==> design/flow/design.v <==
module alu16_top(clk, valA, valB, aluop, sub, lr, cc, result);
	input clk;
	input [15:0] valA, valB;
	input [3:0] aluop;
	input sub, lr;
	output reg [3:0] cc;
	output reg [15:0] result;
	reg [15:0] a_q, b_q;
	reg [3:0] op_q;
	reg sub_q, lr_q;
	wire [3:0] cc_w;
	wire [15:0] result_w;
	ALU alu(.valA(a_q), .valB(b_q), .aluop(op_q), .sub(sub_q), .lr(lr_q), .cc(cc_w), .result(result_w));
	always @(posedge clk) begin
		a_q <= valA;
		b_q <= valB;
		op_q <= aluop;
		sub_q <= sub;
		lr_q <= lr;
		cc <= cc_w;
		result <= result_w;
	end
endmodule

module PG_Gen(A, B, P, G);
	input A, B;
	output P, G;
	assign P = A ^ B;  
	assign G = A & B;  
endmodule
module black_cell(Pin1, Pin2, Gin1, Gin2, P, G);
	input Pin1, Pin2, Gin1, Gin2;
	output P, G;
	assign P = Pin1 & Pin2;
	assign G = Gin2 | (Pin2 & Gin1);
endmodule
module Carry_Gen(P, G, Cin, Cout);
	input P, G, Cin;
	output Cout;
	assign Cout = G | (P & Cin);
endmodule
module KSA(A, B, Cin, Sum, Cout);
	input [15:0] A, B;
	input Cin;
	output [15:0] Sum;
	output Cout;
	wire [15:0] P_st_1, G_st_1, P_A, G_A, P_B, G_B, P_C, G_C, P_D, G_D, P_E, G_E;
	wire [16:1] Carry;
	PG_Gen PG_Gen0(.A(A[0]), .B(B[0]), .P(P_st_1[0]), .G(G_st_1[0]));
	PG_Gen PG_Gen1(.A(A[1]), .B(B[1]), .P(P_st_1[1]), .G(G_st_1[1]));
	PG_Gen PG_Gen2(.A(A[2]), .B(B[2]), .P(P_st_1[2]), .G(G_st_1[2]));
	PG_Gen PG_Gen3(.A(A[3]), .B(B[3]), .P(P_st_1[3]), .G(G_st_1[3]));
	PG_Gen PG_Gen4(.A(A[4]), .B(B[4]), .P(P_st_1[4]), .G(G_st_1[4]));
	PG_Gen PG_Gen5(.A(A[5]), .B(B[5]), .P(P_st_1[5]), .G(G_st_1[5]));
	PG_Gen PG_Gen6(.A(A[6]), .B(B[6]), .P(P_st_1[6]), .G(G_st_1[6]));
	PG_Gen PG_Gen7(.A(A[7]), .B(B[7]), .P(P_st_1[7]), .G(G_st_1[7]));
	PG_Gen PG_Gen8(.A(A[8]), .B(B[8]), .P(P_st_1[8]), .G(G_st_1[8]));
	PG_Gen PG_Gen9(.A(A[9]), .B(B[9]), .P(P_st_1[9]), .G(G_st_1[9]));
	PG_Gen PG_Gen10(.A(A[10]), .B(B[10]), .P(P_st_1[10]), .G(G_st_1[10]));
	PG_Gen PG_Gen11(.A(A[11]), .B(B[11]), .P(P_st_1[11]), .G(G_st_1[11]));
	PG_Gen PG_Gen12(.A(A[12]), .B(B[12]), .P(P_st_1[12]), .G(G_st_1[12]));
	PG_Gen PG_Gen13(.A(A[13]), .B(B[13]), .P(P_st_1[13]), .G(G_st_1[13]));
	PG_Gen PG_Gen14(.A(A[14]), .B(B[14]), .P(P_st_1[14]), .G(G_st_1[14]));
	PG_Gen PG_Gen15(.A(A[15]), .B(B[15]), .P(P_st_1[15]), .G(G_st_1[15]));
	black_cell BC_A0(.Pin2(P_st_1[0]), .Gin2(G_st_1[0]), .Pin1(1'b0), .Gin1(Cin), .P(P_A[0]), .G(G_A[0]));
	black_cell BC_A1(.Pin2(P_st_1[1]), .Gin2(G_st_1[1]), .Pin1(P_st_1[0]), .Gin1(G_st_1[0]), .P(P_A[1]), .G(G_A[1]));
	black_cell BC_A2(.Pin2(P_st_1[2]), .Gin2(G_st_1[2]), .Pin1(P_st_1[1]), .Gin1(G_st_1[1]), .P(P_A[2]), .G(G_A[2]));
	black_cell BC_A3(.Pin2(P_st_1[3]), .Gin2(G_st_1[3]), .Pin1(P_st_1[2]), .Gin1(G_st_1[2]), .P(P_A[3]), .G(G_A[3]));
	black_cell BC_A4(.Pin2(P_st_1[4]), .Gin2(G_st_1[4]), .Pin1(P_st_1[3]), .Gin1(G_st_1[3]), .P(P_A[4]), .G(G_A[4]));
	black_cell BC_A5(.Pin2(P_st_1[5]), .Gin2(G_st_1[5]), .Pin1(P_st_1[4]), .Gin1(G_st_1[4]), .P(P_A[5]), .G(G_A[5]));
	black_cell BC_A6(.Pin2(P_st_1[6]), .Gin2(G_st_1[6]), .Pin1(P_st_1[5]), .Gin1(G_st_1[5]), .P(P_A[6]), .G(G_A[6]));
	black_cell BC_A7(.Pin2(P_st_1[7]), .Gin2(G_st_1[7]), .Pin1(P_st_1[6]), .Gin1(G_st_1[6]), .P(P_A[7]), .G(G_A[7]));
	black_cell BC_A8(.Pin2(P_st_1[8]), .Gin2(G_st_1[8]), .Pin1(P_st_1[7]), .Gin1(G_st_1[7]), .P(P_A[8]), .G(G_A[8]));
	black_cell BC_A9(.Pin2(P_st_1[9]), .Gin2(G_st_1[9]), .Pin1(P_st_1[8]), .Gin1(G_st_1[8]), .P(P_A[9]), .G(G_A[9]));
	black_cell BC_A10(.Pin2(P_st_1[10]), .Gin2(G_st_1[10]), .Pin1(P_st_1[9]), .Gin1(G_st_1[9]), .P(P_A[10]), .G(G_A[10]));
	black_cell BC_A11(.Pin2(P_st_1[11]), .Gin2(G_st_1[11]), .Pin1(P_st_1[10]), .Gin1(G_st_1[10]), .P(P_A[11]), .G(G_A[11]));
	black_cell BC_A12(.Pin2(P_st_1[12]), .Gin2(G_st_1[12]), .Pin1(P_st_1[11]), .Gin1(G_st_1[11]), .P(P_A[12]), .G(G_A[12]));
	black_cell BC_A13(.Pin2(P_st_1[13]), .Gin2(G_st_1[13]), .Pin1(P_st_1[12]), .Gin1(G_st_1[12]), .P(P_A[13]), .G(G_A[13]));
	black_cell BC_A14(.Pin2(P_st_1[14]), .Gin2(G_st_1[14]), .Pin1(P_st_1[13]), .Gin1(G_st_1[13]), .P(P_A[14]), .G(G_A[14]));
	black_cell BC_A15(.Pin2(P_st_1[15]), .Gin2(G_st_1[15]), .Pin1(P_st_1[14]), .Gin1(G_st_1[14]), .P(P_A[15]), .G(G_A[15]));
	black_cell BC_B1(.Pin2(P_A[1]), .Gin2(G_A[1]), .Pin1(1'b0), .Gin1(Cin), .P(P_B[1]), .G(G_B[1]));
	black_cell BC_B2(.Pin2(P_A[2]), .Gin2(G_A[2]), .Pin1(P_A[0]), .Gin1(G_A[0]), .P(P_B[2]), .G(G_B[2]));
	black_cell BC_B3(.Pin2(P_A[3]), .Gin2(G_A[3]), .Pin1(P_A[1]), .Gin1(G_A[1]), .P(P_B[3]), .G(G_B[3]));
	black_cell BC_B4(.Pin2(P_A[4]), .Gin2(G_A[4]), .Pin1(P_A[2]), .Gin1(G_A[2]), .P(P_B[4]), .G(G_B[4]));
	black_cell BC_B5(.Pin2(P_A[5]), .Gin2(G_A[5]), .Pin1(P_A[3]), .Gin1(G_A[3]), .P(P_B[5]), .G(G_B[5]));
	black_cell BC_B6(.Pin2(P_A[6]), .Gin2(G_A[6]), .Pin1(P_A[4]), .Gin1(G_A[4]), .P(P_B[6]), .G(G_B[6]));
	black_cell BC_B7(.Pin2(P_A[7]), .Gin2(G_A[7]), .Pin1(P_A[5]), .Gin1(G_A[5]), .P(P_B[7]), .G(G_B[7]));
	black_cell BC_B8(.Pin2(P_A[8]), .Gin2(G_A[8]), .Pin1(P_A[6]), .Gin1(G_A[6]), .P(P_B[8]), .G(G_B[8]));
	black_cell BC_B9(.Pin2(P_A[9]), .Gin2(G_A[9]), .Pin1(P_A[7]), .Gin1(G_A[7]), .P(P_B[9]), .G(G_B[9]));
	black_cell BC_B10(.Pin2(P_A[10]), .Gin2(G_A[10]), .Pin1(P_A[8]), .Gin1(G_A[8]), .P(P_B[10]), .G(G_B[10]));
	black_cell BC_B11(.Pin2(P_A[11]), .Gin2(G_A[11]), .Pin1(P_A[9]), .Gin1(G_A[9]), .P(P_B[11]), .G(G_B[11]));
	black_cell BC_B12(.Pin2(P_A[12]), .Gin2(G_A[12]), .Pin1(P_A[10]), .Gin1(G_A[10]), .P(P_B[12]), .G(G_B[12]));
	black_cell BC_B13(.Pin2(P_A[13]), .Gin2(G_A[13]), .Pin1(P_A[11]), .Gin1(G_A[11]), .P(P_B[13]), .G(G_B[13]));
	black_cell BC_B14(.Pin2(P_A[14]), .Gin2(G_A[14]), .Pin1(P_A[12]), .Gin1(G_A[12]), .P(P_B[14]), .G(G_B[14]));
	black_cell BC_B15(.Pin2(P_A[15]), .Gin2(G_A[15]), .Pin1(P_A[13]), .Gin1(G_A[13]), .P(P_B[15]), .G(G_B[15]));
	black_cell BC_C3(.Pin2(P_B[3]), .Gin2(G_B[3]), .Pin1(1'b0), .Gin1(Cin), .P(P_C[3]), .G(G_C[3]));
	black_cell BC_C4(.Pin2(P_B[4]), .Gin2(G_B[4]), .Pin1(P_A[0]), .Gin1(G_A[0]), .P(P_C[4]), .G(G_C[4]));
	black_cell BC_C5(.Pin2(P_B[5]), .Gin2(G_B[5]), .Pin1(P_B[1]), .Gin1(G_B[1]), .P(P_C[5]), .G(G_C[5]));
	black_cell BC_C6(.Pin2(P_B[6]), .Gin2(G_B[6]), .Pin1(P_B[2]), .Gin1(G_B[2]), .P(P_C[6]), .G(G_C[6]));
	black_cell BC_C7(.Pin2(P_B[7]), .Gin2(G_B[7]), .Pin1(P_B[3]), .Gin1(G_B[3]), .P(P_C[7]), .G(G_C[7]));
	black_cell BC_C8(.Pin2(P_B[8]), .Gin2(G_B[8]), .Pin1(P_B[4]), .Gin1(G_B[4]), .P(P_C[8]), .G(G_C[8]));
	black_cell BC_C9(.Pin2(P_B[9]), .Gin2(G_B[9]), .Pin1(P_B[5]), .Gin1(G_B[5]), .P(P_C[9]), .G(G_C[9]));
	black_cell BC_C10(.Pin2(P_B[10]), .Gin2(G_B[10]), .Pin1(P_B[6]), .Gin1(G_B[6]), .P(P_C[10]), .G(G_C[10]));
	black_cell BC_C11(.Pin2(P_B[11]), .Gin2(G_B[11]), .Pin1(P_B[7]), .Gin1(G_B[7]), .P(P_C[11]), .G(G_C[11]));
	black_cell BC_C12(.Pin2(P_B[12]), .Gin2(G_B[12]), .Pin1(P_B[8]), .Gin1(G_B[8]), .P(P_C[12]), .G(G_C[12]));
	black_cell BC_C13(.Pin2(P_B[13]), .Gin2(G_B[13]), .Pin1(P_B[9]), .Gin1(G_B[9]), .P(P_C[13]), .G(G_C[13]));
	black_cell BC_C14(.Pin2(P_B[14]), .Gin2(G_B[14]), .Pin1(P_B[10]), .Gin1(G_B[10]), .P(P_C[14]), .G(G_C[14]));
	black_cell BC_C15(.Pin2(P_B[15]), .Gin2(G_B[15]), .Pin1(P_B[11]), .Gin1(G_B[11]), .P(P_C[15]), .G(G_C[15]));
	black_cell BC_D7(.Pin2(P_C[7]), .Gin2(G_C[7]), .Pin1(1'b0), .Gin1(Cin), .P(P_D[7]), .G(G_D[7]));
	black_cell BC_D8(.Pin2(P_C[8]), .Gin2(G_C[8]), .Pin1(P_A[0]), .Gin1(G_A[0]), .P(P_D[8]), .G(G_D[8]));
	black_cell BC_D9(.Pin2(P_C[9]), .Gin2(G_C[9]), .Pin1(P_B[1]), .Gin1(G_B[1]), .P(P_D[9]), .G(G_D[9]));
	black_cell BC_D10(.Pin2(P_C[10]), .Gin2(G_C[10]), .Pin1(P_B[2]), .Gin1(G_B[2]), .P(P_D[10]), .G(G_D[10]));
	black_cell BC_D11(.Pin2(P_C[11]), .Gin2(G_C[11]), .Pin1(P_C[3]), .Gin1(G_C[3]), .P(P_D[11]), .G(G_D[11]));
	black_cell BC_D12(.Pin2(P_C[12]), .Gin2(G_C[12]), .Pin1(P_C[4]), .Gin1(G_C[4]), .P(P_D[12]), .G(G_D[12]));
	black_cell BC_D13(.Pin2(P_C[13]), .Gin2(G_C[13]), .Pin1(P_C[5]), .Gin1(G_C[5]), .P(P_D[13]), .G(G_D[13]));
	black_cell BC_D14(.Pin2(P_C[14]), .Gin2(G_C[14]), .Pin1(P_C[6]), .Gin1(G_C[6]), .P(P_D[14]), .G(G_D[14]));
	black_cell BC_D15(.Pin2(P_C[15]), .Gin2(G_C[15]), .Pin1(P_C[7]), .Gin1(G_C[7]), .P(P_D[15]), .G(G_D[15]));
	black_cell BC_E15(.Pin2(P_D[15]), .Gin2(G_D[15]), .Pin1(1'b0), .Gin1(Cin), .P(P_E[15]), .G(G_E[15]));
	Carry_Gen carry_1(.P(P_A[0]), .G(G_A[0]), .Cin(Cin), .Cout(Carry[1]));
	Carry_Gen carry_2(.P(P_B[1]), .G(G_B[1]), .Cin(Cin), .Cout(Carry[2]));
	Carry_Gen carry_3(.P(P_B[2]), .G(G_B[2]), .Cin(Cin), .Cout(Carry[3]));
	Carry_Gen carry_4(.P(P_C[3]), .G(G_C[3]), .Cin(Cin), .Cout(Carry[4]));
	Carry_Gen carry_5(.P(P_C[4]), .G(G_C[4]), .Cin(Cin), .Cout(Carry[5]));
	Carry_Gen carry_6(.P(P_C[5]), .G(G_C[5]), .Cin(Cin), .Cout(Carry[6]));
	Carry_Gen carry_7(.P(P_C[6]), .G(G_C[6]), .Cin(Cin), .Cout(Carry[7]));
	Carry_Gen carry_8(.P(P_D[7]), .G(G_D[7]), .Cin(Cin), .Cout(Carry[8]));
	Carry_Gen carry_9(.P(P_D[8]), .G(G_D[8]), .Cin(Cin), .Cout(Carry[9]));
	Carry_Gen carry_10(.P(P_D[9]), .G(G_D[9]), .Cin(Cin), .Cout(Carry[10]));
	Carry_Gen carry_11(.P(P_D[10]), .G(G_D[10]), .Cin(Cin), .Cout(Carry[11]));
	Carry_Gen carry_12(.P(P_D[11]), .G(G_D[11]), .Cin(Cin), .Cout(Carry[12]));
	Carry_Gen carry_13(.P(P_D[12]), .G(G_D[12]), .Cin(Cin), .Cout(Carry[13]));
	Carry_Gen carry_14(.P(P_D[13]), .G(G_D[13]), .Cin(Cin), .Cout(Carry[14]));
	Carry_Gen carry_15(.P(P_D[14]), .G(G_D[14]), .Cin(Cin), .Cout(Carry[15]));
	Carry_Gen carry_16(.P(P_D[15]), .G(G_D[15]), .Cin(Cin), .Cout(Carry[16]));
	assign Sum[0] = Cin ^ P_st_1[0];
	assign Sum[1] = Carry[1] ^ P_st_1[1];
	assign Sum[2] = Carry[2] ^ P_st_1[2];
	assign Sum[3] = Carry[3] ^ P_st_1[3];
	assign Sum[4] = Carry[4] ^ P_st_1[4];
	assign Sum[5] = Carry[5] ^ P_st_1[5];
	assign Sum[6] = Carry[6] ^ P_st_1[6];
	assign Sum[7] = Carry[7] ^ P_st_1[7];
	assign Sum[8] = Carry[8] ^ P_st_1[8];
	assign Sum[9] = Carry[9] ^ P_st_1[9];
	assign Sum[10] = Carry[10] ^ P_st_1[10];
	assign Sum[11] = Carry[11] ^ P_st_1[11];
	assign Sum[12] = Carry[12] ^ P_st_1[12];
	assign Sum[13] = Carry[13] ^ P_st_1[13];
	assign Sum[14] = Carry[14] ^ P_st_1[14];
	assign Sum[15] = Carry[15] ^ P_st_1[15];
	assign Cout = Carry[16];
endmodule
module Shifter(shift, lr, in, out);
	input [3:0] shift;
	input lr;
	input [15:0] in;
	output [15:0] out;
	wire [15:0] st1, st2, st3;
	assign st1 = shift[0]? (lr? {in[14:0], 1'b0}:{in[15], in[15:1]}) : in[15:0];
	assign st2 = shift[1]? (lr? {st1[13:0], 2'b00}:{st1[15], st1[15], st1[15:2]}) : st1[15:0];
	assign st3 = shift[2]? (lr? {st2[11:0], 4'b0000}:{st2[15], st2[15], st2[15], st2[15], st2[15:4]}) : st2[15:0];
	assign out = shift[3]? 
	(lr? {st3[7:0], 8'b00000000}:{st3[15], st3[15], st3[15], st3[15], st3[15], st3[15], st3[15], st3[15], st3[15:8]}) : st3[15:0];
endmodule
module LShifter(shift, lr, in, out);
	input [3:0] shift;
	input lr;
	input [15:0] in;
	output [15:0] out;
	wire [15:0] st1, st2, st3;
	assign st1 = shift[0]? (lr? {in[14:0], 1'b0}:{1'b0, in[15:1]}) : in[15:0];
	assign st2 = shift[1]? (lr? {st1[13:0], 2'b00}:{2'b00, st1[15:2]}) : st1[15:0];
	assign st3 = shift[2]? (lr? {st2[11:0], 4'b0000}:{4'b0000, st2[15:4]}) : st2[15:0];
	assign out = shift[3]? 
	(lr? {st3[7:0], 8'b00000000}:{8'b00000000, st3[15:8]}) : st3[15:0];
endmodule
module Rotator(shift, lr, in, out);
	input [3:0] shift;
	input lr;
	input [15:0] in;
	output [15:0] out;
	wire [15:0] st1, st2, st3;
	assign st1 = shift[0]? (lr? {in[14:0], in[15]}:{in[0], in[15:1]}) : in[15:0];
	assign st2 = shift[1]? (lr? {st1[13:0], st1[15:14]}:{st1[1:0], st1[15:2]}) : st1[15:0];
	assign st3 = shift[2]? (lr? {st2[11:0], st2[15:12]}:{st2[3:0], st2[15:4]}) : st2[15:0];
	assign out = shift[3]? (lr? {st3[7:0], st3[15:8]}:{st3[7:0], st3[15:8]}) : st3[15:0];
endmodule
module ALU(valA, valB, aluop, sub, lr, cc, result);
	input [15:0] valA;
	input [15:0] valB;
	input [3:0] aluop;  
	input sub;  
	input lr;  
	output [3:0] cc;  
	output [15:0] result;
	wire [15:0] and16b, or16b, not16b, xor16b, ashift_out, lshift_out, rotate_out, add_out, svalB, result;  
	wire shift_co, add_co;
	wire [3:0] cc;
	wire N, Z, C, V;  
	assign and16b = valA & valB;
	assign or16b = valA | valB;
	assign not16b = ~valA;
	assign xor16b = valA ^ valB;
	Shifter arith_shifter(.shift(valB[3:0]), .lr(lr), .in(valA), .out(ashift_out));  
	LShifter logic_shifter(.shift(valB[3:0]), .lr(lr), .in(valA), .out(lshift_out));  
	Rotator rotator(.shift(valB[3:0]), .lr(lr), .in(valA), .out(rotate_out));
	assign svalB = sub ? ~valB : valB;
	KSA ksadder(.A(valA), .B(svalB), .Cin(sub), .Sum(add_out), .Cout(add_co));
	assign result = 
		(aluop == 4'b0000) ? add_out :  
		(aluop == 4'b0001) ? ashift_out :  
		(aluop == 4'b0010) ? lshift_out :  
		(aluop == 4'b0011) ? rotate_out :  
		(aluop == 4'b0100) ? and16b :  
		(aluop == 4'b0101) ? or16b :  
		(aluop == 4'b0110) ? not16b :  
		(aluop == 4'b0111) ? xor16b :  
		16'b0;  
	assign N = result[15];  
	assign Z = ~|result;  
	assign C = (aluop == 4'b0000) & add_co;  
	assign V = ((aluop == 4'b0001) | (aluop == 4'b0010) | (aluop == 4'b0011)) ? 
					lr & (valA > result) : 1'b0;
	assign cc = {N, Z, C, V};
endmodule
==> design/flow/run.sh <==
#!/bin/bash
# the make line also repeats each setting of config.mk as NAME=value (left out here)
make -C /OpenROAD-flow-scripts/flow DESIGN_CONFIG=/design/flow/config.mk WORK_HOME=/design/flow/orfs CLKGATE_MAP_FILE= finish
==> design/flow/config.mk <==
export PLATFORM = sky130hd
export DESIGN_NAME = alu16_top
export DESIGN_NICKNAME = alu16_top
export VERILOG_FILES = /design/flow/design.v
export SDC_FILE = /design/flow/constraint.sdc
export NUM_CORES = 4
export LEC_CHECK = 0
export ABC_AREA = 1
export CAP_MARGIN = 20
export CORE_MARGIN = 2
export CORE_UTILIZATION = 72
export CTS_CLUSTER_DIAMETER = 392
export CTS_CLUSTER_SIZE = 100
export PLACE_DENSITY = 0.36
export SLEW_MARGIN = 20
==> design/flow/constraint.sdc <==
create_clock -name core_clock -period 2.97 [get_ports {clk}]
set_input_delay 0.5940 -clock core_clock [delete_from_list [all_inputs] [get_ports {clk}]]
set_output_delay 0.5940 -clock core_clock [all_outputs]
set_load 0.01 [all_outputs]
==> results.cfg, run 1 <==
; physical design summary
[yosys]
yosys.area_share.aoi_pct = 12.05
yosys_warnings = 1
top_cells_by_count = 307 x nand2_1, 119 x nand3_1, 105 x inv_1, 64 x ha_1, 57 x dfxtp_1
adder_share_pct = 13.32
top_cell = nand2_1
synthXorXnorAreaFrac_pct = 2.331
async_flop_share_pct = 0
yosys.area_share.simple_pct = 42.40
synthDistinctLibCells = 41
ys.flop_type = dfxtp_1
yosys-stat-cells = 975
top_area_cell = nand2_1
netlist_area_um2 = 6011
area_leaders = nand2_1 19%, dfxtp_1 19%, ha_1 13%, nand3_1 9.9%, inv_1 6.6%
syn_avg_cell_area_um2 = 6.165
ys_chip_area_um2 = 6011
synth.top_cell.area_share_pct = 19.17
mux_share_pct = 0
synth_nets = 1078
synth_seq_share_pct = 18.98
postSynthCellCount = 975
ys.flops = 57
edf_count = 0
synthTopLogicFamily = simple AND/OR/NAND/NOR gates

[placement]
dp_hpwl_um = 20150
pre_cts_slack_ns = -0.6124
io_buffers = 58
place_congestion = 1.103

[outcome]
status = did not finish
error_message = [ERROR DPL-0033] detailed placement checks failed during check placement.
stop_stage = clock tree synthesis

[die]
fp-utilization_pct = 73.90
core-area_um2 = 8134
die-area_um2 = 9095
rows = 33
die_w_um = 95.37
die_h_um = 95.37
io_pins = 59
[stage by stage]
stage / instance area (um^2) / instances / hold slack (ns) / TNS (ns)
after detailed placement: 7557 / 1229 / 0.7168 / -0.6124
after global placement: 7557 / 1229 / 0.6711 / -0.1331
after floorplan: 6040 / 975 / 0.5424 / 0
==> run 2: changes to the inputs <==
ABC_AREA = unset   (was 1)
CORE_UTILIZATION = 40   (was 72)
CTS_CLUSTER_DIAMETER = unset   (was 392)
CTS_CLUSTER_SIZE = unset   (was 100)
PLACE_DENSITY = unset   (was 0.36)
SETUP_SLACK_MARGIN = 0.76   (was unset)
clock period = 4.55 ns   (was 2.97 ns; I/O delays follow)
==> run 2 against run 1 <==
Against the previous run: synthesized cell count down 12%; synthesized area is 12% higher; die area rose by 96%; the run now finishes clean.
==> results.cfg, run 2 <==
; flow metrics
[cts]
cts_tree = done
htree_levels = 3
cts_buffers = 9
clk_pin_slew_ns = 0.07
cts_buffer_depth = 2
cts_root_buf = clkbuf_16
insertion_delay_ns = 0.35
clock-sinks = 57

[outcome]
status = complete, no violations

[placement]
placed_area_um2 = 7790
io_buffers = 58
dp_hpwl_um = 21570
place_congestion = 1.070

[drt]
ant_nets = 0
detail_route.first_pass.iterations = 6
routed_wl_um = 29210
via_count = 7547
antenna_cells = 0
wl_per_cell_um = 24.53
drtIter0Drc = 1148
drc = 0
vias_per_cell = 6.337

[die]
die_h_um = 133.6
die-area_um2 = 17850
core-area_um2 = 16520
die_w_um = 133.6
io_pins = 59
rows = 47
fp-utilization_pct = 40.67

[timing]
rsz0062_at_grt = true
drv_slew = 0
finalSetupViolCount = 0
worstMarginPinSlew_ns = 0.7171
post-route-period-util_pct = 83.31
finalCriticalPeriod_ns = 3.790
finClkSkew_ns = 0.02010
max_slew_margin_pct = 51.83
setup_tns_ns = 0
hold_violations = 0
fmax_mhz = 263.8

[setup_path]
critPathBufInv = 2
crit_fanout = 7
r2r_slack_ns = 0.76
worstSetupStartpoint = lr_q
crit_chain = buf_12 -> mux2i_1 -> a211oi_2 -> a21oi_2 -> o22ai_2 -> o31ai_2 -> o221ai_2 -> inv_2 -> ha_4 -> a21o_1 -> a21o_1 -> a211o_1 -> a21o_1 -> a21o_1 -> a21oi_2 -> o21ai_2 -> a211oi_2 -> nor2_1
cp.arrival_ns = 4.02
timing.rr.end = cc[0]
cp_common_cell = a21o_1
reg2reg_from = lr_q
r2r_cells = 18
critical-path-top-delay-family = AND-OR/OR-AND gates
cp-start-kind = flip-flop
crit_end = cc[0]
critPathKind = reg2reg
endpoint_kind = flip-flop
max_stage_delay_ns = 0.42
cp_slowest_cell = dfxtp_4
crit_cells = 18
critPathRequiredTime_ns = 4.78

[yosys]
synthDistinctLibCells = 84
ys.flop_type = dfxtp_1
synth.top_cell.area_share_pct = 16.98
top_cells_by_count = 67 x a21oi_1, 64 x ha_1, 64 x nor2_1, 63 x inv_1, 57 x dfxtp_1
top_area_cell = dfxtp_1
mux_share_pct = 11.95
area_leaders = dfxtp_1 17%, ha_1 12%, mux2i_1 6.3%, a21oi_1 5.0%, mux4_2 4.4%
synthTopLogicFamily = AND-OR/OR-AND gates
ys.flops = 57
adder_share_pct = 11.92
edf_count = 0
syn_avg_cell_area_um2 = 7.869
yosys.area_share.simple_pct = 16.61
async_flop_share_pct = 0
netlist_area_um2 = 6720
top_cell = a21oi_1
postSynthCellCount = 854
synth_seq_share_pct = 16.98
yosys_warnings = 1
synth_nets = 957
ys_chip_area_um2 = 6720
yosys-stat-cells = 854
synthXorXnorAreaFrac_pct = 3.649
yosys.area_share.aoi_pct = 29.32

[power_and_ir_drop]
swShare_pct = 38.64
peakVddDrop_v = 0.0002234
powerDensity_nw_per_um2 = 244.7
p_comb_share_pct = 44.6
intPower_mw = 1.338
p_sw_uw = 842.7
p_clk_share_pct = 28.4
p_leak_nw = 3.682
p_seq_share_pct = 27.0
power_leader = combinational cells
pg_seq_uw = 589
pg_comb_uw = 973
power_clock_uw = 619

[run]
maxCapViolations = 0
warnings = 44

[grt]
first_global_vias = 7086
grt_max_degree = 29
antenna_found_initial = 0
grt_first_pass_wirelength_um = 43090
track_usage_pct = 32.14
grt-ovfl-total = 0

[min_path]
min_path_cells = 2
hold_path_end = result[7]
hold_class = reg2reg
hold_start = b_q[3]

[layout]
area_growth_pct = 32.66
nFillCells = 1510
fin_nets = 1069
design_area_um2 = 8915
run 2: final cells by class:
class	count	area (um^2)	share of cell area, %
multi-input cells	659	5354	60.06
repair buffers	174	1577	17.68
flip-flops and latches	57	1194	13.39
well taps	220	275.3	3.088
inverters	65	251.5	2.821
clock buffers	10	229.0	2.568
clock inverters	6	35.03	0.3930
run 2: what timing repair did:
action | CTS | global route
setup buffers | 21 | 22
setup endpoints to repair | 1 | 1
gates cloned | 1 | 0
endpoints found under the hold margin | 0 | 0
pin swaps | 23 | 30
resized | 61 | 50
hold buffers | 0 | 0
run 2: stage by stage:
| stage | worst slack, ns | cells | hold WS (ns) | total power, mW | utilization, % |
|---|---|---|---|---|---|
| floorplan | 0.7221 | 854 | 0.6653 | 1.116 | - |
| global placement | 0.3741 | 1131 | 0.8127 | 1.422 | 47.14 |
| detailed placement | 0.2497 | 1131 | 0.8250 | 1.417 | 47.14 |
| CTS | 0.7618 | 1169 | 0.7807 | 2.104 | 51.36 |
| global route | 0.6489 | 1191 | 0.7586 | 2.283 | 53.95 |
| finish | 0.7596 | 1191 | 0.7321 | 2.181 | 53.95 |
run 2: metal layers:
metal / vias up / wire, um / global-route usage (%)
li1: 3394 / - / -
met3: 116 / 2854 / 7.002
met5: - / 0 / 0
met4: 0 / 1702 / 16.19
met2: 508 / 12660 / 48.51
met1: 3529 / 11990 / 43.20
==> run 3: changes to the inputs <==
ABC_AREA = 1   (was unset)
CORE_UTILIZATION = 64   (was 40)
SETUP_SLACK_MARGIN = unset   (was 0.76)
clock period = 5.01 ns   (was 4.55 ns; I/O delays follow)
==> run 3 against run 2 <==
Against the previous run: still clean; power down 23%; first-iteration DRC count decreased by 12%; critical path depth down 2; worst hold slack better by 0.036 ns; clock power down 16%; final cell count down 5.5%.
==> results.cfg, run 3 <==
; flow metrics
[cts]
clk_pin_slew_ns = 0.08
cts_buffer_depth = 2
cts_buffers = 9
htree_levels = 3
cts-resized-gates = 0
insertion_delay_ns = 0.36
clock-sinks = 57
cts_setup_buffers = 0
cts_root_buf = clkbuf_8
cts_hold_buf = 0
cts_tree = done

[yosys]
ys_chip_area_um2 = 6011
top_cells_by_count = 307 x nand2_1, 119 x nand3_1, 105 x inv_1, 64 x ha_1, 57 x dfxtp_1
yosys.area_share.aoi_pct = 12.05
synthXorXnorAreaFrac_pct = 2.331
top_area_cell = nand2_1
ys.flops = 57
synth.top_cell.area_share_pct = 19.17
netlist_area_um2 = 6011
adder_share_pct = 13.32
top_cell = nand2_1
ys.flop_type = dfxtp_1
postSynthCellCount = 975
mux_share_pct = 0
yosys_warnings = 1
synthTopLogicFamily = simple AND/OR/NAND/NOR gates
edf_count = 0
synthDistinctLibCells = 41
area_leaders = nand2_1 19%, dfxtp_1 19%, ha_1 13%, nand3_1 9.9%, inv_1 6.6%
yosys.area_share.simple_pct = 42.40
yosys-stat-cells = 975
syn_avg_cell_area_um2 = 6.165
async_flop_share_pct = 0
synth_seq_share_pct = 18.98
synth_nets = 1078

[layout]
final_cells = 1125
nFillCells = 759
design_area_um2 = 6783
fin_nets = 1114
fin_util_pct = 73.76
area_growth_pct = 12.84

[setup_path]
critPathBufInv = 1
crit_chain = xor2_1 -> ha_1 -> nand2_1 -> o21ai_1 -> a21oi_1 -> o21ai_1 -> o21ai_0 -> a21oi_1 -> nor2_2 -> ha_1 -> nand2_1 -> inv_1 -> nand3_1 -> nor2_1 -> o21ai_0 -> a2111oi_0
cp-start-kind = flip-flop
cp_slowest_cell = dfxtp_1
max_stage_delay_ns = 0.95
r2r_slack_ns = 0.83
critPathRequiredTime_ns = 5.25
critical-path-top-delay-family = AND-OR/OR-AND gates
crit_end = cc[0]
cp.arrival_ns = 4.42
crit_cells = 16
reg2reg_from = sub_q
crit_fanout = 20
critPathKind = reg2reg
worstSetupStartpoint = sub_q
endpoint_kind = flip-flop
timing.rr.end = cc[0]
r2r_cells = 16

[timing]
rsz0062_at_grt = false
setup_tns_ns = 0
worst_slack_ns = 0.8320
timing.hold.ws_ns = 0.7680
finalSetupViolCount = 0
worstMarginPinSlew_ns = 0.9460
post-route-period-util_pct = 83.39
fmax_mhz = 239.3
hold_violations = 0
finalCriticalPeriod_ns = 4.178
drv_slew = 0
finClkSkew_ns = 0.01396
max_slew_margin_pct = 36.85

[power_and_ir_drop]
p_sw_uw = 660.3
peakVddDrop_v = 0.0001815
pg_seq_uw = 540
p_seq_share_pct = 32.2
total_power_mw = 1.677
power_clock_uw = 522
p_comb_share_pct = 36.7
pg_comb_uw = 615
powerDensity_nw_per_um2 = 247.2
intPower_mw = 1.017
power_leader = combinational cells
p_leak_nw = 3.582
p_clk_share_pct = 31.1
swShare_pct = 39.38

[min_path]
hold_class = reg2reg
hold_start = op_q[3]
hold_path_end = cc[0]
min_path_cells = 3

[grt]
track_usage_pct = 44.13
first_global_vias = 6797
grt_first_pass_wirelength_um = 34470
antenna_found_initial = 0
grt_max_degree = 36
grt-ovfl-total = 0

[die]
die_w_um = 100.9
io_pins = 59
rows = 35
die-area_um2 = 10180
die_h_um = 100.9
fp-utilization_pct = 65.36
core-area_um2 = 9196

[drt]
drtIter0Drc = 1015
drc = 0
antenna_cells = 0
via_count = 7263
detail_route.first_pass.iterations = 9
routed_wl_um = 21980
wl_per_cell_um = 19.54
vias_per_cell = 6.456
ant_nets = 0

[run]
maxCapViolations = 0
warnings = 44

[placement]
place_congestion = 1.077
dp_hpwl_um = 15890
io_buffers = 58
dp_cells = 1111
pre_cts_slack_ns = 1.081
placed_area_um2 = 6566

[outcome]
status = complete, no violations
[run 3: area by class of cell]
type	count	area [um^2]	share of cell area, %
inverter	117	439.2	6.475
multi-input combinational	761	4214	62.13
tap	111	138.9	2.048
timing repair buffer	65	633.1	9.334
sequential	57	1141	16.82
clock buffer	11	151.4	2.232
clock inverter	3	65.06	0.9592
[run 3: per-layer routing]
metal	vias to the layer above	track usage [%]	wire length, um
met5	-	0	0
met4	0	25.05	1564
met3	161	11.30	3059
met2	587	68.36	9402
met1	3232	55.56	7954
li1	3283	-	-
==> run 4: changes to the inputs <==
ABC_AREA = 0   (was 1)
CORE_ASPECT_RATIO = 1.17   (was unset)
CORE_UTILIZATION = 66   (was 64)
GPL_ROUTABILITY_DRIVEN = 1   (was unset)
MIN_ROUTING_LAYER = met1   (was unset)
clock period = 3.51 ns   (was 5.01 ns; I/O delays follow)
==> run 4 against run 3 <==
Against the previous run: the flow now stops in clock tree synthesis; synthesized cell count fell by 12%; synthesized area rose by 12%; die area rose by 8.1%.
==> results.cfg, run 4 <==
; physical design summary
[yosys]
ys.flop_type = dfxtp_1
ys.flops = 57
syn_avg_cell_area_um2 = 7.869
edf_count = 0
top_area_cell = dfxtp_1
ys_chip_area_um2 = 6720
yosys.area_share.aoi_pct = 29.32
synth.top_cell.area_share_pct = 16.98
postSynthCellCount = 854
area_leaders = dfxtp_1 17%, ha_1 12%, mux2i_1 6.3%, a21oi_1 5.0%, mux4_2 4.4%
synthXorXnorAreaFrac_pct = 3.649
top_cell = a21oi_1
top_cells_by_count = 67 x a21oi_1, 64 x ha_1, 64 x nor2_1, 63 x inv_1, 57 x dfxtp_1
netlist_area_um2 = 6720
synth_seq_share_pct = 16.98
yosys-stat-cells = 854
synthDistinctLibCells = 84
async_flop_share_pct = 0
synthTopLogicFamily = AND-OR/OR-AND gates
synth_nets = 957
yosys_warnings = 1
adder_share_pct = 11.92
yosys.area_share.simple_pct = 16.61
mux_share_pct = 11.95

[outcome]
stop_stage = clock tree synthesis
error_message = [ERROR DPL-0038] Utilization greater than 100%, impossible to legalize
status = did not finish

[die]
die_h_um = 113.1
die-area_um2 = 11010
die_w_um = 97.29
rows = 39
core-area_um2 = 9857
fp-utilization_pct = 68.18
io_pins = 59

[placement]
dp_hpwl_um = 24230
io_buffers = 58
place_congestion = 1.325
placed_area_um2 = 8945
## run 4: metrics by stage
stage | setup WS (ns) | cells
3_5_place_dp | -0.7503 | 1199
3_3_place_gp | -0.3269 | 1199
2_1_floorplan | -0.3179 | 854
==> run 5: changes to the inputs <==
CAP_MARGIN = 10   (was 20)
CORE_UTILIZATION = 72   (was 66)
PLACE_DENSITY = 0.95   (was unset)
SETUP_SLACK_MARGIN = 0.43   (was unset)
clock period = 4.86 ns   (was 3.51 ns; I/O delays follow)
==> run 5 against run 4 <==
Against the previous run: the run fails in global routing; die area is 8.0% lower; synthesized cell count stayed put; synthesized area stayed put.
==> results.cfg, run 5 <==
; physical design summary
[outcome]
status = did not finish
stop_stage = global routing
error_message = [ERROR GRT-0232] Routing congestion too high. Check the congestion heatmap in the GUI.

[yosys]
async_flop_share_pct = 0
synthXorXnorAreaFrac_pct = 3.649
synth.top_cell.area_share_pct = 16.98
top_cells_by_count = 67 x a21oi_1, 64 x ha_1, 64 x nor2_1, 63 x inv_1, 57 x dfxtp_1
adder_share_pct = 11.92
ys.flops = 57
top_cell = a21oi_1
yosys-stat-cells = 854
synth_seq_share_pct = 16.98
area_leaders = dfxtp_1 17%, ha_1 12%, mux2i_1 6.3%, a21oi_1 5.0%, mux4_2 4.4%
syn_avg_cell_area_um2 = 7.869
synth_nets = 957
mux_share_pct = 11.95
postSynthCellCount = 854
synthTopLogicFamily = AND-OR/OR-AND gates
ys.flop_type = dfxtp_1
yosys.area_share.aoi_pct = 29.32
yosys_warnings = 1
synthDistinctLibCells = 84
netlist_area_um2 = 6720
top_area_cell = dfxtp_1
edf_count = 0
ys_chip_area_um2 = 6720
yosys.area_share.simple_pct = 16.61

[grt]
grt-ovfl-total = 45
track_usage_pct = 70.83

[cts]
cts_buffers = 9
htree_levels = 3
cts_buffer_depth = 2
cts_root_buf = clkbuf_8
clock-sinks = 57

[die]
io_pins = 59
die_h_um = 108.5
rows = 38
fp-utilization_pct = 73.23
core-area_um2 = 9176
die_w_um = 93.32
die-area_um2 = 10120

[placement]
place_congestion = 1.221
dp_hpwl_um = 18730
io_buffers = 58
==> run 5: per-stage QoR <==
step / cell area, um^2 / worst slack, ns / util (%) / cells
floorplan: 6720 / 0.6742 / - / 854
detailed placement: 7338 / 0.3516 / 79.97 / 993
CTS: 7564 / 0.4320 / 82.42 / 1011
global placement: 7338 / 0.5495 / 79.97 / 993
==> run 5: timing repair <==
| item | in CTS |
|---|---|
| hold buffers | 0 |
| gates cloned | 1 |
| gates resized | 12 |
| setup endpoints to repair | 1 |
| setup buffers | 1 |
==> run 5: layer usage <==
metal / overflow / track usage, %
met4: 24 / 70.90
met2: 21 / 87.56
met5: 0 / 16.15
met1: 0 / 72.48
met3: 0 / 52.75
==> run 6: changes to the inputs <==
ABC_AREA = unset   (was 0)
CELL_PAD_IN_SITES_GLOBAL_PLACEMENT = 1   (was unset)
CORE_ASPECT_RATIO = unset   (was 1.17)
CORE_MARGIN = 7   (was 2)
CORE_UTILIZATION = 40   (was 72)
CTS_CLUSTER_SIZE = 50   (was unset)
GPL_ROUTABILITY_DRIVEN = unset   (was 1)
GPL_TIMING_DRIVEN = 0   (was unset)
MAX_ROUTING_LAYER = met4   (was unset)
MIN_ROUTING_LAYER = met2   (was met1)
PLACE_DENSITY = unset   (was 0.95)
SETUP_SLACK_MARGIN = unset   (was 0.43)
TNS_END_PERCENT = 35   (was unset)
clock period = 4.7 ns   (was 4.86 ns; I/O delays follow)
==> run 6 against run 5 <==
Against the previous run: the run again fails in global routing; synthesized cell count stayed put; synthesized area stayed put; die area is 100% higher.
==> results.cfg, run 6 <==
; physical design summary
[die]
io_pins = 59
rows = 47
die_w_um = 143.6
fp-utilization_pct = 40.81
die-area_um2 = 20630
core-area_um2 = 16470
die_h_um = 143.6

[yosys]
postSynthCellCount = 854
syn_avg_cell_area_um2 = 7.869
edf_count = 0
yosys_warnings = 1
synthXorXnorAreaFrac_pct = 3.649
synth_nets = 957
ys.flop_type = dfxtp_1
async_flop_share_pct = 0
synthTopLogicFamily = AND-OR/OR-AND gates
area_leaders = dfxtp_1 17%, ha_1 12%, mux2i_1 6.3%, a21oi_1 5.0%, mux4_2 4.4%
yosys-stat-cells = 854
top_cells_by_count = 67 x a21oi_1, 64 x ha_1, 64 x nor2_1, 63 x inv_1, 57 x dfxtp_1
ys.flops = 57
synthDistinctLibCells = 84
top_area_cell = dfxtp_1
netlist_area_um2 = 6720
ys_chip_area_um2 = 6720
top_cell = a21oi_1
synth.top_cell.area_share_pct = 16.98
mux_share_pct = 11.95
yosys.area_share.simple_pct = 16.61
adder_share_pct = 11.92
synth_seq_share_pct = 16.98
yosys.area_share.aoi_pct = 29.32

[placement]
pre_cts_slack_ns = -1.306
dp_hpwl_um = 25360
dp_cells = 1132
placed_area_um2 = 7586
place_congestion = 1.284
io_buffers = 58

[cts]
cts_buffers = 9
cts_root_buf = clkbuf_16
clock-sinks = 57
cts_hold_buf = 0
htree_levels = 3
cts_buffer_depth = 2

[grt]
grt-ovfl-total = 13
track_usage_pct = 59.59

[outcome]
stop_stage = global routing
status = did not finish
error_message = [ERROR GRT-0116] Global routing finished with congestion. Check the congestion regions in the DRC Viewer.
==> run 6: repair_timing <==
action                                 CTS
pin swaps                                2
setup buffers                            3
setup endpoints to repair                2
gates resized                           43
endpoints found under the hold margin    0
==> run 6: per-stage QoR <==
| step | total power [mW] | utilization [%] |
|---|---|---|
| floorplan | 1.066 | - |
| global placement | 1.368 | 46.01 |
| detailed placement | 1.374 | 46.07 |
| CTS | 2.034 | 48.64 |
==> run 6: routing by layer <==
| metal | GRT overflow | GRT usage [%] |
|---|---|---|
| met5 | - | - |
| met3 | 13 | 70.17 |
| met4 | 0 | 33.58 |
| met2 | 0 | 64.06 |
| met1 | - | - |
==> run 7: changes to the inputs <==
CAP_MARGIN = 20   (was 10)
CELL_PAD_IN_SITES_GLOBAL_PLACEMENT = 3   (was 1)
CORE_ASPECT_RATIO = 0.74   (was unset)
CORE_MARGIN = 2   (was 7)
CORE_UTILIZATION = 64   (was 40)
CTS_CLUSTER_SIZE = unset   (was 50)
GPL_ROUTABILITY_DRIVEN = 1   (was unset)
GPL_TIMING_DRIVEN = unset   (was 0)
HOLD_SLACK_MARGIN = 0.04   (was unset)
MAX_ROUTING_LAYER = unset   (was met4)
MIN_ROUTING_LAYER = unset   (was met2)
PLACE_DENSITY_LB_ADDON = 0.01   (was unset)
SETUP_SLACK_MARGIN = -0.53   (was unset)
TNS_END_PERCENT = 50   (was 35)
clock period = 7.97 ns   (was 4.7 ns; I/O delays follow)
==> run 7 against run 6 <==
Against the previous run: the run fails in global placement without I/O; synthesized area stayed put; die area decreased by 45%; synthesized cell count unchanged.
==> results.cfg, run 7 <==
; physical design summary
[yosys]
synth.top_cell.area_share_pct = 16.98
async_flop_share_pct = 0
synthTopLogicFamily = AND-OR/OR-AND gates
postSynthCellCount = 854
yosys.area_share.aoi_pct = 29.32
synth_seq_share_pct = 16.98
yosys-stat-cells = 854
ys.flop_type = dfxtp_1
synthDistinctLibCells = 84
top_cell = a21oi_1
synth_nets = 957
ys.flops = 57
adder_share_pct = 11.92
top_cells_by_count = 67 x a21oi_1, 64 x ha_1, 64 x nor2_1, 63 x inv_1, 57 x dfxtp_1
ys_chip_area_um2 = 6720
top_area_cell = dfxtp_1
mux_share_pct = 11.95
edf_count = 0
syn_avg_cell_area_um2 = 7.869
synthXorXnorAreaFrac_pct = 3.649
yosys_warnings = 1
area_leaders = dfxtp_1 17%, ha_1 12%, mux2i_1 6.3%, a21oi_1 5.0%, mux4_2 4.4%
netlist_area_um2 = 6720
yosys.area_share.simple_pct = 16.61

[die]
die-area_um2 = 11350
die_w_um = 123.1
die_h_um = 92.15
rows = 32
fp-utilization_pct = 65.06
core-area_um2 = 10330

[outcome]
status = did not finish
error_message = [ERROR FLW-0024] Place density exceeds 1.0 (current PLACE_DENSITY_LB_ADDON =  0.01). Please check if the value of  PLACE_DENSITY_LB_ADDON is between 0 and 0.99.
stop_stage = global placement without I/O
==> run 8: changes to the inputs <==
ABC_AREA = 1   (was unset)
CAP_MARGIN = 10   (was 20)
CORE_ASPECT_RATIO = 1.23   (was 0.74)
CORE_MARGIN = 5   (was 2)
CORE_UTILIZATION = 40   (was 64)
CTS_CLUSTER_DIAMETER = 121   (was unset)
CTS_CLUSTER_SIZE = 25   (was unset)
GPL_ROUTABILITY_DRIVEN = 0   (was 1)
GPL_TIMING_DRIVEN = 0   (was unset)
HOLD_SLACK_MARGIN = unset   (was 0.04)
MAX_ROUTING_LAYER = met4   (was unset)
MIN_ROUTING_LAYER = met1   (was unset)
PLACE_DENSITY_LB_ADDON = unset   (was 0.01)
SETUP_SLACK_MARGIN = unset   (was -0.53)
SLEW_MARGIN = 35   (was 20)
TNS_END_PERCENT = 55   (was 50)
clock period = 4.7 ns   (was 7.97 ns; I/O delays follow)
==> run 8 against run 7 <==
Against the previous run: die area increased by 55%; synthesized area decreased by 11%; the run again fails in global placement without I/O; synthesized cell count increased by 14%.
==> results.cfg, run 8 <==
; physical design summary
[die]
core-area_um2 = 14710
fp-utilization_pct = 40.85
die_h_um = 146.0
die-area_um2 = 17590
die_w_um = 120.5
rows = 49

[yosys]
top_cells_by_count = 307 x nand2_1, 119 x nand3_1, 105 x inv_1, 64 x ha_1, 57 x dfxtp_1
ys.flop_type = dfxtp_1
synth.top_cell.area_share_pct = 19.17
postSynthCellCount = 975
synthTopLogicFamily = simple AND/OR/NAND/NOR gates
top_area_cell = nand2_1
syn_avg_cell_area_um2 = 6.165
yosys.area_share.simple_pct = 42.40
area_leaders = nand2_1 19%, dfxtp_1 19%, ha_1 13%, nand3_1 9.9%, inv_1 6.6%
async_flop_share_pct = 0
synth_seq_share_pct = 18.98
yosys.area_share.aoi_pct = 12.05
yosys-stat-cells = 975
yosys_warnings = 1
synthDistinctLibCells = 41
synth_nets = 1078
adder_share_pct = 13.32
ys_chip_area_um2 = 6011
ys.flops = 57
edf_count = 0
netlist_area_um2 = 6011
synthXorXnorAreaFrac_pct = 2.331
top_cell = nand2_1
mux_share_pct = 0

[outcome]
status = did not finish
error_message = [ERROR GPL-0301] Utilization 101.106 % exceeds 100%.
stop_stage = global placement without I/O
==> run 9: changes to the inputs <==
ABC_AREA = unset   (was 1)
CAP_MARGIN = 20   (was 10)
CELL_PAD_IN_SITES_GLOBAL_PLACEMENT = unset   (was 3)
CORE_ASPECT_RATIO = 0.5   (was 1.23)
CORE_MARGIN = 2   (was 5)
CORE_UTILIZATION = 58   (was 40)
CTS_CLUSTER_DIAMETER = 112   (was 121)
CTS_CLUSTER_SIZE = 18   (was 25)
GPL_ROUTABILITY_DRIVEN = unset   (was 0)
GPL_TIMING_DRIVEN = unset   (was 0)
MAX_ROUTING_LAYER = unset   (was met4)
MIN_ROUTING_LAYER = unset   (was met1)
SETUP_SLACK_MARGIN = -0.44   (was unset)
SLEW_MARGIN = 20   (was 35)
TNS_END_PERCENT = 40   (was 55)
==> run 9 against run 8 <==
Against the previous run: now fails the layout checks on setup timing; synthesized area increased by 12%; synthesized cell count decreased by 12%; die area decreased by 29%.
==> results.cfg, run 9 <==
; flow metrics
[drt]
vias_per_cell = 7.645
routed_wl_um = 30700
drc = 0
drtIter0Drc = 1499
via_count = 8142
detail_route.first_pass.iterations = 9
wl_per_cell_um = 28.83
antenna_cells = 0
ant_nets = 0

[setup_path]
cp_common_cell = a21oi_1
max_stage_delay_ns = 0.72
critPathKind = reg2reg
crit_fanout = 11
crit_cells = 19
endpoint_kind = flip-flop
crit_chain = xor2_1 -> ha_1 -> a21oi_1 -> o221ai_1 -> a311oi_1 -> xnor2_1 -> a21oi_1 -> a21oi_1 -> inv_1 -> ha_1 -> a21o_1 -> a21oi_1 -> nor2b_1 -> o21ai_0 -> nand2b_1 -> a21oi_1 -> o21ai_0 -> a211oi_1 -> nor2_1
cp.arrival_ns = 5.29
worstSetupStartpoint = sub_q
timing.rr.end = cc[0]
crit_end = cc[0]
cp-start-kind = flip-flop
reg2reg_from = sub_q
critical-path-top-delay-family = AND-OR/OR-AND gates
r2r_cells = 19
r2r_slack_ns = -0.37
critPathRequiredTime_ns = 4.93
critPathBufInv = 1
cp_slowest_cell = dfxtp_1

[grt]
grt_first_pass_wirelength_um = 45370
track_usage_pct = 49.30
grt_max_degree = 39
antenna_found_initial = 3
first_global_vias = 7619
grt-ovfl-total = 0

[die]
die_h_um = 80.12
fp-utilization_pct = 60.28
core-area_um2 = 11150
die_w_um = 156.2
die-area_um2 = 12520
io_pins = 59
rows = 27

[min_path]
hold_start = b_q[15]
min_path_cells = 4
hold_path_end = cc[1]
hold_class = reg2reg

[yosys]
top_cell = a21oi_1
synth_seq_share_pct = 16.98
adder_share_pct = 11.92
synthTopLogicFamily = AND-OR/OR-AND gates
ys.flops = 57
mux_share_pct = 11.95
synth.top_cell.area_share_pct = 16.98
ys.flop_type = dfxtp_1
yosys.area_share.simple_pct = 16.61
yosys.area_share.aoi_pct = 29.32
ys_chip_area_um2 = 6720
synthXorXnorAreaFrac_pct = 3.649
area_leaders = dfxtp_1 17%, ha_1 12%, mux2i_1 6.3%, a21oi_1 5.0%, mux4_2 4.4%
netlist_area_um2 = 6720
top_area_cell = dfxtp_1
yosys_warnings = 1
synth_nets = 957
edf_count = 0
top_cells_by_count = 67 x a21oi_1, 64 x ha_1, 64 x nor2_1, 63 x inv_1, 57 x dfxtp_1
synthDistinctLibCells = 84
postSynthCellCount = 854
yosys-stat-cells = 854
syn_avg_cell_area_um2 = 7.869
async_flop_share_pct = 0

[placement]
dp_hpwl_um = 21780
io_buffers = 58
place_congestion = 1.087
pre_cts_slack_ns = 0.1151

[timing]
fmax_mhz = 197.3
finClkSkew_ns = 0.007158
setup_tns_ns = -0.3687
finalCriticalPeriod_ns = 5.069
drv_slew = 0
worst_slack_ns = -0.3687
max_slew_margin_pct = 40.86
hold_violations = 0
worstMarginPinSlew_ns = 0.8804
timing.hold.ws_ns = 0.9013
finalSetupViolCount = 1
post-route-period-util_pct = 107.8

[layout]
fin_nets = 1018
fin_util_pct = 70.91
area_growth_pct = 17.63

[power_and_ir_drop]
peakVddDrop_v = 0.0002233
powerDensity_nw_per_um2 = 271.9
p_clk_share_pct = 33.2
p_comb_share_pct = 39.6
power_clock_uw = 714
p_seq_share_pct = 27.2
intPower_mw = 1.303
power_leader = combinational cells
pg_comb_uw = 851
swShare_pct = 39.36
pg_seq_uw = 585
p_sw_uw = 846.1
total_power_mw = 2.149
p_leak_nw = 3.358

[cts]
cts_hold_buf = 0
cts_setup_buffers = 0
clock-sinks = 57
cts_buffer_depth = 2
cts-resized-gates = 0
clk_pin_slew_ns = 0.06
cts_root_buf = clkbuf_16
insertion_delay_ns = 0.34
cts_buffers = 9
cts_tree = done
htree_levels = 3

[outcome]
so_faults = setup timing
status = complete, but fails checks

[run]
maxCapViolations = 0
warnings = 44
## run 9: cell type report
type,count,area (um^2)
Fill cell,822,3243
Inverter,65,244.0
Clock buffer,10,250.2
Sequential cell,57,1147
Clock inverter,6,65.06
Tap cell,145,181.4
Multi-Input combinational cell,659,4936
Timing Repair Buffer,123,1081
## run 9: routing by layer
layer	track usage, %	routed length (um)
met1	60.96	11150
met2	71.77	11880
met4	22.84	1876
met3	24.50	5767
met5	0	27
## run 9: through the flow
step	instance area, um^2	instances
floorplan	6720	854
global placement	7590	1049
detailed placement	7590	1049
CTS	7905	1065
global route	7905	1065
finish	7905	1065
==> run 10: changes to the inputs <==
CAP_MARGIN = 15   (was 20)
CELL_PAD_IN_SITES_DETAIL_PLACEMENT = 2   (was unset)
CORE_ASPECT_RATIO = unset   (was 0.5)
CORE_UTILIZATION = 40   (was 58)
CTS_CLUSTER_DIAMETER = unset   (was 112)
CTS_CLUSTER_SIZE = unset   (was 18)
GPL_TIMING_DRIVEN = 0   (was unset)
HOLD_SLACK_MARGIN = 0.12   (was unset)
MAX_ROUTING_LAYER = met5   (was unset)
MIN_ROUTING_LAYER = met2   (was unset)
PLACE_DENSITY_LB_ADDON = 0.27   (was unset)
SETUP_SLACK_MARGIN = 0.34   (was -0.44)
TNS_END_PERCENT = unset   (was 40)
clock period = 3.1 ns   (was 4.7 ns; I/O delays follow)
==> run 10 against run 9 <==
Against the previous run: the flow now stops in clock tree synthesis; synthesized cell count did not move; synthesized area did not move; die area rose by 43%.
==> results.cfg, run 10 <==
; physical design summary
[outcome]
status = did not finish
stop_stage = clock tree synthesis
error_message = [ERROR DPL-0033] detailed placement checks failed during check placement.

[yosys]
synthTopLogicFamily = AND-OR/OR-AND gates
synthXorXnorAreaFrac_pct = 3.649
postSynthCellCount = 854
synth_nets = 957
edf_count = 0
yosys.area_share.aoi_pct = 29.32
top_cells_by_count = 67 x a21oi_1, 64 x ha_1, 64 x nor2_1, 63 x inv_1, 57 x dfxtp_1
yosys-stat-cells = 854
area_leaders = dfxtp_1 17%, ha_1 12%, mux2i_1 6.3%, a21oi_1 5.0%, mux4_2 4.4%
ys.flops = 57
synth.top_cell.area_share_pct = 16.98
syn_avg_cell_area_um2 = 7.869
adder_share_pct = 11.92
ys.flop_type = dfxtp_1
yosys.area_share.simple_pct = 16.61
ys_chip_area_um2 = 6720
netlist_area_um2 = 6720
synth_seq_share_pct = 16.98
mux_share_pct = 11.95
top_cell = a21oi_1
synthDistinctLibCells = 84
top_area_cell = dfxtp_1
yosys_warnings = 1
async_flop_share_pct = 0

[placement]
pre_cts_slack_ns = -2.323
io_buffers = 58
place_congestion = 1.136
dp_hpwl_um = 34840

[die]
die-area_um2 = 17850
die_h_um = 133.6
die_w_um = 133.6
core-area_um2 = 16520
fp-utilization_pct = 40.67
io_pins = 59
rows = 47
==> run 10: per-stage QoR <==
stage / instances / util [%] / instance area [um^2] / power, mW / setup TNS (ns)
detailed placement: 1132 / 46.48 / 7680 / 2.249 / -11.29
global placement: 1132 / 46.35 / 7660 / 2.109 / -9.543
floorplan: 854 / - / 6804 / 1.641 / -0.7279
==> run 11: changes to the inputs <==
ABC_AREA = 1   (was unset)
CAP_MARGIN = 20   (was 15)
CELL_PAD_IN_SITES_DETAIL_PLACEMENT = unset   (was 2)
CORE_UTILIZATION = 65   (was 40)
CTS_CLUSTER_DIAMETER = 57   (was unset)
CTS_CLUSTER_SIZE = 64   (was unset)
GPL_TIMING_DRIVEN = unset   (was 0)
HOLD_SLACK_MARGIN = 0.24   (was 0.12)
MAX_ROUTING_LAYER = unset   (was met5)
MIN_ROUTING_LAYER = unset   (was met2)
PLACE_DENSITY_LB_ADDON = unset   (was 0.27)
SETUP_SLACK_MARGIN = -0.3   (was 0.34)
clock period = 3.46 ns   (was 3.1 ns; I/O delays follow)
==> run 11 against run 10 <==
Against the previous run: now fails the layout checks on setup timing; synthesized cell count is 14% higher; die area is 44% lower; synthesized area is 11% lower.
==> results.cfg, run 11 <==
; flow metrics
[grt]
grt_max_degree = 36
grt-ovfl-total = 0
antenna_found_initial = 0
grt_first_pass_wirelength_um = 32520
track_usage_pct = 41.60
first_global_vias = 6506

[die]
die_h_um = 100.2
die_w_um = 100.2
core-area_um2 = 9109
fp-utilization_pct = 65.99
die-area_um2 = 10030
rows = 35
io_pins = 59

[setup_path]
crit_chain = buf_4 -> buf_4 -> xor2_1 -> ha_1 -> a21oi_1 -> o21ai_0 -> a211o_1 -> nand2_1 -> nand2_1 -> nor2_1 -> nor2_2 -> ha_1 -> nand4_1 -> nor2_1 -> o21ai_0 -> a2111oi_2
critPathKind = reg2reg
worstSetupStartpoint = sub_q
timing.rr.end = cc[0]
crit_fanout = 9
crit_end = cc[0]
critical-path-top-delay-family = AND-OR/OR-AND gates
critPathBufInv = 2
endpoint_kind = flip-flop
r2r_slack_ns = -0.13
r2r_cells = 16
cp-start-kind = flip-flop
crit_cells = 16
max_stage_delay_ns = 0.41
cp.arrival_ns = 3.85
critPathRequiredTime_ns = 3.71
reg2reg_from = sub_q
cp_slowest_cell = dfxtp_4

[yosys]
synthXorXnorAreaFrac_pct = 2.331
top_cells_by_count = 307 x nand2_1, 119 x nand3_1, 105 x inv_1, 64 x ha_1, 57 x dfxtp_1
yosys-stat-cells = 975
netlist_area_um2 = 6011
synthDistinctLibCells = 41
synthTopLogicFamily = simple AND/OR/NAND/NOR gates
async_flop_share_pct = 0
top_cell = nand2_1
yosys.area_share.simple_pct = 42.40
area_leaders = nand2_1 19%, dfxtp_1 19%, ha_1 13%, nand3_1 9.9%, inv_1 6.6%
top_area_cell = nand2_1
edf_count = 0
syn_avg_cell_area_um2 = 6.165
yosys.area_share.aoi_pct = 12.05
synth_seq_share_pct = 18.98
ys.flop_type = dfxtp_1
ys_chip_area_um2 = 6011
adder_share_pct = 13.32
synth.top_cell.area_share_pct = 19.17
mux_share_pct = 0
ys.flops = 57
postSynthCellCount = 975
synth_nets = 1078
yosys_warnings = 1

[cts]
htree_levels = 3
cts_tree = done
insertion_delay_ns = 0.36
cts_root_buf = clkbuf_8
cts_buffer_depth = 2
cts_buffers = 9
clock-sinks = 57
clk_pin_slew_ns = 0.08

[drt]
ant_nets = 0
drc = 0
via_count = 7111
topRoutingLayerUsed = met4
antenna_cells = 0
routed_wl_um = 20230
wl_per_cell_um = 17.59
drt-met1-wl_um = 7706
detail_route.first_pass.iterations = 6
drtIter0Drc = 844
vias_per_cell = 6.183
wl_met3_um = 2505
wl_met2_um = 8781

[layout]
fin_util_pct = 76.68
area_growth_pct = 16.19
mi_logic_area_um2 = 4244
seq_area_um2 = 1145
nFillCells = 762
fin_nets = 1137

[power_and_ir_drop]
p_comb_share_pct = 39.1
pg_comb_uw = 918
power_clock_uw = 673
pg_seq_uw = 759
p_clk_share_pct = 28.6
swShare_pct = 40.17
power_leader = combinational cells
intPower_mw = 1.406
p_seq_share_pct = 32.3
p_sw_uw = 944.0
peakVddDrop_v = 0.0002790
powerDensity_nw_per_um2 = 336.5
p_leak_nw = 3.687

[outcome]
so_faults = setup timing
status = complete, but fails checks

[timing]
finalSetupViolCount = 1
worst_slack_ns = -0.1319
worstMarginPinSlew_ns = 0.6661
setup_tns_ns = -0.1319
drv_slew = 0
hold_violations = 0
fmax_mhz = 278.4
max_slew_margin_pct = 55.55
finalCriticalPeriod_ns = 3.592
finClkSkew_ns = 0.01946
post-route-period-util_pct = 103.8

[min_path]
hold_path_end = cc[0]
min_path_cells = 3
hold_class = reg2reg
hold_start = op_q[2]

[placement]
place_congestion = 1.059
dp_hpwl_um = 15730
io_buffers = 58

[run]
warnings = 44
maxCapViolations = 0
## run 11: metal layers
| layer | up-vias | global-route usage (%) |
|---|---|---|
| met5 | - | 0 |
| met1 | 3168 | 54.58 |
| met2 | 497 | 63.86 |
| met4 | 0 | 22.34 |
| li1 | 3338 | - |
| met3 | 108 | 8.914 |
## run 11: area by class of cell
cell class | instances | area share [%]
timing repair buffer | 88 | 11.72
inverter | 117 | 6.324
clock buffer | 11 | 2.024
sequential | 57 | 16.39
multi-input combinational | 761 | 60.77
tap | 111 | 1.989
clock inverter | 5 | 0.7882
## run 11: per-stage QoR
stage	hold slack (ns)	total power, mW	setup WS, ns	cell area, um^2	instances
floorplan	0.5424	1.355	0.03291	6011	975
global placement	0.6937	1.613	0.02240	6744	1133
detailed placement	0.7177	1.646	-0.1996	6744	1133
CTS	0.7174	2.303	-0.2448	6940	1149
global route	0.7696	2.483	-0.3590	6984	1150
finish	0.7527	2.350	-0.1319	6984	1150
## run 11: timing repair
item,4_1_cts,5_1_grt
gates resized,0,12
buffers inserted,0,1
setup endpoints to repair,0,1
hold buffers,0,0
==> run 12: changes to the inputs <==
ABC_AREA = 0   (was 1)
CAP_MARGIN = 25   (was 20)
CELL_PAD_IN_SITES_DETAIL_PLACEMENT = 2   (was unset)
CELL_PAD_IN_SITES_GLOBAL_PLACEMENT = 1   (was unset)
CORE_ASPECT_RATIO = 0.54   (was unset)
CORE_MARGIN = 5   (was 2)
CORE_UTILIZATION = 57   (was 65)
CTS_CLUSTER_DIAMETER = 219   (was 57)
CTS_CLUSTER_SIZE = unset   (was 64)
GPL_ROUTABILITY_DRIVEN = 1   (was unset)
GPL_TIMING_DRIVEN = 0   (was unset)
HOLD_SLACK_MARGIN = -0.02   (was 0.24)
MIN_ROUTING_LAYER = met1   (was unset)
PLACE_DENSITY_LB_ADDON = 0.03   (was unset)
SETUP_SLACK_MARGIN = -0.38   (was -0.3)
SLEW_MARGIN = 10   (was 20)
TNS_END_PERCENT = 70   (was unset)
clock period = 6.38 ns   (was 3.46 ns; I/O delays follow)
==> run 12 against run 11 <==
Against the previous run: the run now fails in detailed placement; synthesized cell count is 12% lower; die area rose by 41%; synthesized area grew 12%.
==> results.cfg, run 12 <==
; physical design summary
[yosys]
synth_seq_share_pct = 16.98
synth.top_cell.area_share_pct = 16.98
netlist_area_um2 = 6720
mux_share_pct = 11.95
async_flop_share_pct = 0
synthXorXnorAreaFrac_pct = 3.649
ys_chip_area_um2 = 6720
yosys-stat-cells = 854
yosys_warnings = 1
yosys.area_share.aoi_pct = 29.32
top_area_cell = dfxtp_1
ys.flops = 57
edf_count = 0
yosys.area_share.simple_pct = 16.61
synthTopLogicFamily = AND-OR/OR-AND gates
top_cell = a21oi_1
top_cells_by_count = 67 x a21oi_1, 64 x ha_1, 64 x nor2_1, 63 x inv_1, 57 x dfxtp_1
postSynthCellCount = 854
ys.flop_type = dfxtp_1
syn_avg_cell_area_um2 = 7.869
area_leaders = dfxtp_1 17%, ha_1 12%, mux2i_1 6.3%, a21oi_1 5.0%, mux4_2 4.4%
synthDistinctLibCells = 84
adder_share_pct = 11.92
synth_nets = 957

[die]
die-area_um2 = 14170
rows = 29
fp-utilization_pct = 57.70
die_h_um = 89.79
die_w_um = 157.8
core-area_um2 = 11650
io_pins = 59

[placement]
io_buffers = 58
place_congestion = 1.282

[outcome]
error_message = Error: detail_place.tcl, 38 bad optional access
status = did not finish
stop_stage = detailed placement
[run 12: metrics by stage]
stage | worst slack, ns | cells
after floorplan | 2.194 | 854
after global placement | 0.3869 | 1067
No activity file was given, so power comes from the tool's default toggle rates.
